==> 10-20: inputs <==
==> flow/design.v (excerpt) <==
module ieee754multiplier (
    input logic clk, rst_n,
    input logic [31:0] a_i,
    input logic [31:0] b_i,
    input logic start_i,
    output logic done_o,
    output logic nan_o,
    output logic inifinit_o,
    output logic overflow_o,
    output logic underflow_o,
    output logic [31:0] product_o
);
make LEC_CHECK=0 ABC_AREA=1 CAP_MARGIN=15 CORE_ASPECT_RATIO=0.93 CORE_MARGIN=2 CORE_UTILIZATION=72 CTS_CLUSTER_SIZE=10 HOLD_SLACK_MARGIN=-0.09 SETUP_SLACK_MARGIN=1.0 SLEW_MARGIN=20 finish   # period 8.2 ns
run.sh (not shown) runs the stock make flow with config.mk's settings and CLKGATE_MAP_FILE=.
==> inputs of 02-07, as changes to 10-20 <==
CAP_MARGIN = 20   (was 15)
CORE_ASPECT_RATIO = default   (was 0.93)
CTS_CLUSTER_DIAMETER = 370   (was default)
CTS_CLUSTER_SIZE = 95   (was 10)
HOLD_SLACK_MARGIN = default   (was -0.09)
PLACE_DENSITY = 0.39   (was default)
SETUP_SLACK_MARGIN = default   (was 1.0)
==> flow/constraint.sdc (replaced) <==
create_clock -name core_clock -period 3.48 [get_ports {clk}]
set_input_delay 0.6960 -clock core_clock [delete_from_list [all_inputs] [get_ports {clk}]]
set_output_delay 0.6960 -clock core_clock [all_outputs]
set_load 0.01 [all_outputs]
==> comparison <==
- 10-20 finished clean. 02-07 ended with an error in 5_1_grt.
- In synthesized cell count, 02-07 and 10-20 do not differ.
- In synthesized area, 10-20 and 02-07 do not differ.
- In die area, 10-20 and 02-07 hardly differ.
==> figures <==
item                                                                                          10-20                      02-07
Mean Syn Cell Area                                                                         7.44 µm²                   7.44 µm²
Post-placement cell area                                                                  27700 µm²                  30600 µm²
Placed instance count                                                                          4024                       4318
Post-CTS setup buffer count                                                                       0                         16
Floorplan die width                                                                          203 µm                     196 µm
Initial Util                                                                                  0.734                      0.728
Gp weighted congestion                                                                        0.980                      0.984
Yosys top cell by area                                                        sky130_fd_sc_hd__fa_1      sky130_fd_sc_hd__fa_1
Height of the chip                                                                           189 µm                     196 µm
Synthesis area per yosys                                                                  26500 µm²                  26500 µm²
Number of gates given a new drive strength after cts                                             24                        112
Die Size                                                                                  38400 µm²                  38400 µm²
Adder Share, Synth                                                                            0.451                      0.451
Number of input and output port buffers inserted                                                103                        103
Core area                                                                                 36100 µm²                  36400 µm²
Outcome                                                                     complete, no violations  aborted with a tool error
Stage where the flow stopped                                                                      -                    5_1_grt
H-tree lvl count                                                                                  4                          4
Site Rows                                                                                        67                         70
Total half-perimeter wirelength after legalization and detailed placement                  59700 µm                   70900 µm
Worst-case setup slack after placement                                                     0.856 ns                   -3.19 ns
Ys flop type                                                               sky130_fd_sc_hd__dfrtp_1   sky130_fd_sc_hd__dfrtp_1
Share of cell area taken by muxes after synthesis                                                 0                          0
Fraction of the yosys area taken by sequential cells                                          0.131                      0.131

---

==> run F: inputs <==
==> flow/design.v <==
module ieee754multiplier (
    input logic clk, rst_n,
    input logic [31:0] a_i,
    input logic [31:0] b_i,
    input logic start_i,
    output logic done_o,
    output logic nan_o,
    output logic inifinit_o,
    output logic overflow_o,
    output logic underflow_o,
    output logic [31:0] product_o
);
typedef enum logic[1:0] {
    INITIAL_STATE = 2'b00,
    MULTIPLY_STEP = 2'b01,
    RESULT_VERIFICATION_STEP = 2'b10,
    DONE = 2'b11
} MULTIPLIER_FSM_STATE;
MULTIPLIER_FSM_STATE current_state;
logic [31:0] a_r, b_r;  
logic signal_a, signal_b;
logic [7:0] exponent_a, exponent_b;
logic [23:0] mantissa_a, mantissa_b;  
logic [47:0] mantissa_temp;
logic [9:0] exponent_temp;
logic [31:0] product_r;      
logic [1:0]  exponent_hi_r;  
always_comb begin : MULTIPLIER_COMB_BLOCK
    signal_a = a_r[31];  
    signal_b = b_r[31];  
    exponent_a = a_r[30:23];  
    exponent_b = b_r[30:23];  
    mantissa_a[23] = 1;
    mantissa_a[22:0] = a_r[22:0];   
    mantissa_b[23] = 1;
    mantissa_b[22:0] = b_r[22:0];   
    if (mantissa_a[22-:23] == 0 || mantissa_b[22-:23] == 0) begin  
        mantissa_temp = 0;  
        exponent_temp = 0;  
    end else begin
        mantissa_temp = mantissa_a * mantissa_b;  
        exponent_temp = exponent_a + exponent_b - 127;  
        if (mantissa_temp[47] == 1) begin  
            mantissa_temp = mantissa_temp >> 1;  
            exponent_temp = exponent_temp + 1;  
        end
    end
end
always_ff @(posedge clk, negedge rst_n) begin : MULTIPLIER_FF_BLOCK
    if(!rst_n) begin
        current_state <= INITIAL_STATE;
        a_r <= 32'b0;
        b_r <= 32'b0;
        product_r <= 32'b0;
        exponent_hi_r <= 2'b0;
        done_o <= 1'b0;
        nan_o <= 1'b0;
        inifinit_o <= 1'b0;
        overflow_o <= 1'b0;
        underflow_o <= 1'b0;
        product_o <= 32'b0;
    end else begin
        case (current_state)
            INITIAL_STATE, DONE: begin
                done_o <= 1'b0;
                if (start_i) begin
                    a_r <= a_i;
                    b_r <= b_i;
                    current_state <= MULTIPLY_STEP;
                end else begin
                    current_state <= INITIAL_STATE;
                end
            end
            MULTIPLY_STEP: begin
                product_r[31] <= signal_a ^ signal_b;  
                product_r[30:23] <= exponent_temp[7:0];  
                product_r[22:0] <= mantissa_temp[45:23];  
                exponent_hi_r <= exponent_temp[9:8];
                current_state <= RESULT_VERIFICATION_STEP;
            end
            RESULT_VERIFICATION_STEP: begin
                nan_o <= 1'b0;
                inifinit_o <= 1'b0;
                overflow_o <= 1'b0;
                underflow_o <= 1'b0;
                product_o <= product_r;
                if (product_r[30:23] == 8'hFF && product_r[22:0] != 23'b00) begin
                    nan_o <= 1'b1;
                    product_o <= 32'b00;
                end else if (product_r[30:23] == 8'b11111111 && product_r[22:0] == 23'b0) begin
                    inifinit_o <= 1'b1;
                end else if (exponent_hi_r[0] == 1'b1 || exponent_hi_r[1] == 1'b1) begin
                    overflow_o <= 1'b1;
                    product_o <= 32'h7FFFFFFF;
                end else if (product_r[30:23] == 8'b00000000) begin
                    underflow_o <= 1'b1;
                    product_o <= 32'b00;
                end
                done_o <= 1'b1;
                current_state <= DONE;
            end
        endcase
    end
end
endmodule
==> flow/run.sh <==
#!/bin/bash
# the make line also repeats each setting of config.mk as NAME=value (left out here)
make -C /OpenROAD-flow-scripts/flow DESIGN_CONFIG=/design/flow/config.mk WORK_HOME=/design/flow/orfs CLKGATE_MAP_FILE= finish
==> flow/config.mk <==
export PLATFORM = sky130hd
export DESIGN_NAME = ieee754multiplier
export DESIGN_NICKNAME = ieee754multiplier
export VERILOG_FILES = /design/flow/design.v
export SDC_FILE = /design/flow/constraint.sdc
export NUM_CORES = 4
export LEC_CHECK = 0
export ABC_AREA = 1
export CAP_MARGIN = 20
export CORE_MARGIN = 2
export CORE_UTILIZATION = 72
export CTS_CLUSTER_DIAMETER = 363
export CTS_CLUSTER_SIZE = 95
export SETUP_SLACK_MARGIN = -0.13
export SLEW_MARGIN = 20
==> flow/constraint.sdc <==
create_clock -name core_clock -period 3.48 [get_ports {clk}]
set_input_delay 0.6960 -clock core_clock [delete_from_list [all_inputs] [get_ports {clk}]]
set_output_delay 0.6960 -clock core_clock [all_outputs]
set_load 0.01 [all_outputs]
==> run H: changes against run F <==
--- a/flow/config.mk
+++ b/flow/config.mk
@@ -9,7 +9,8 @@
 export CAP_MARGIN = 20
 export CORE_MARGIN = 2
-export CORE_UTILIZATION = 72
-export CTS_CLUSTER_DIAMETER = 363
-export CTS_CLUSTER_SIZE = 95
-export SETUP_SLACK_MARGIN = -0.13
+export CORE_UTILIZATION = 25
+export GPL_ROUTABILITY_DRIVEN = 0
+export GPL_TIMING_DRIVEN = 1
+export SETUP_SLACK_MARGIN = -0.9
 export SLEW_MARGIN = 20
+export TNS_END_PERCENT = 35
==> flow/constraint.sdc (replaced) <==
create_clock -name core_clock -period 9.0 [get_ports {clk}]
set_input_delay 1.8000 -clock core_clock [delete_from_list [all_inputs] [get_ports {clk}]]
set_output_delay 1.8000 -clock core_clock [all_outputs]
set_load 0.01 [all_outputs]
==> run M: changes against run F <==
==> flow/config.mk (replaced) <==
export PLATFORM = sky130hd
export DESIGN_NAME = ieee754multiplier
export DESIGN_NICKNAME = ieee754multiplier
export VERILOG_FILES = /design/flow/design.v
export SDC_FILE = /design/flow/constraint.sdc
export NUM_CORES = 4
export LEC_CHECK = 0
export CAP_MARGIN = 0
export CORE_MARGIN = 2
export CORE_UTILIZATION = 72
export SLEW_MARGIN = 20
==> flow/constraint.sdc (replaced) <==
create_clock -name core_clock -period 6.22 [get_ports {clk}]
set_input_delay 1.2440 -clock core_clock [delete_from_list [all_inputs] [get_ports {clk}]]
set_output_delay 1.2440 -clock core_clock [all_outputs]
set_load 0.01 [all_outputs]
==> summary of the runs <==
Clock-buffer cell count is the same in run M and run H. Against run M, the critical path depth of run H is higher by 3. Of run M and run H, run H has the higher register-to-register slack (gap 2.6 ns). Hold slack: run M is better than run H (0.049 ns). In run H the via count is smaller than in run M, by 4.3%. Run F died in global routing with GRT-0232. Run H finished with timing, DRC and antenna clean. Run M finished but fails on setup timing. Synthesized cell count: run F is higher than run M (about 32%).
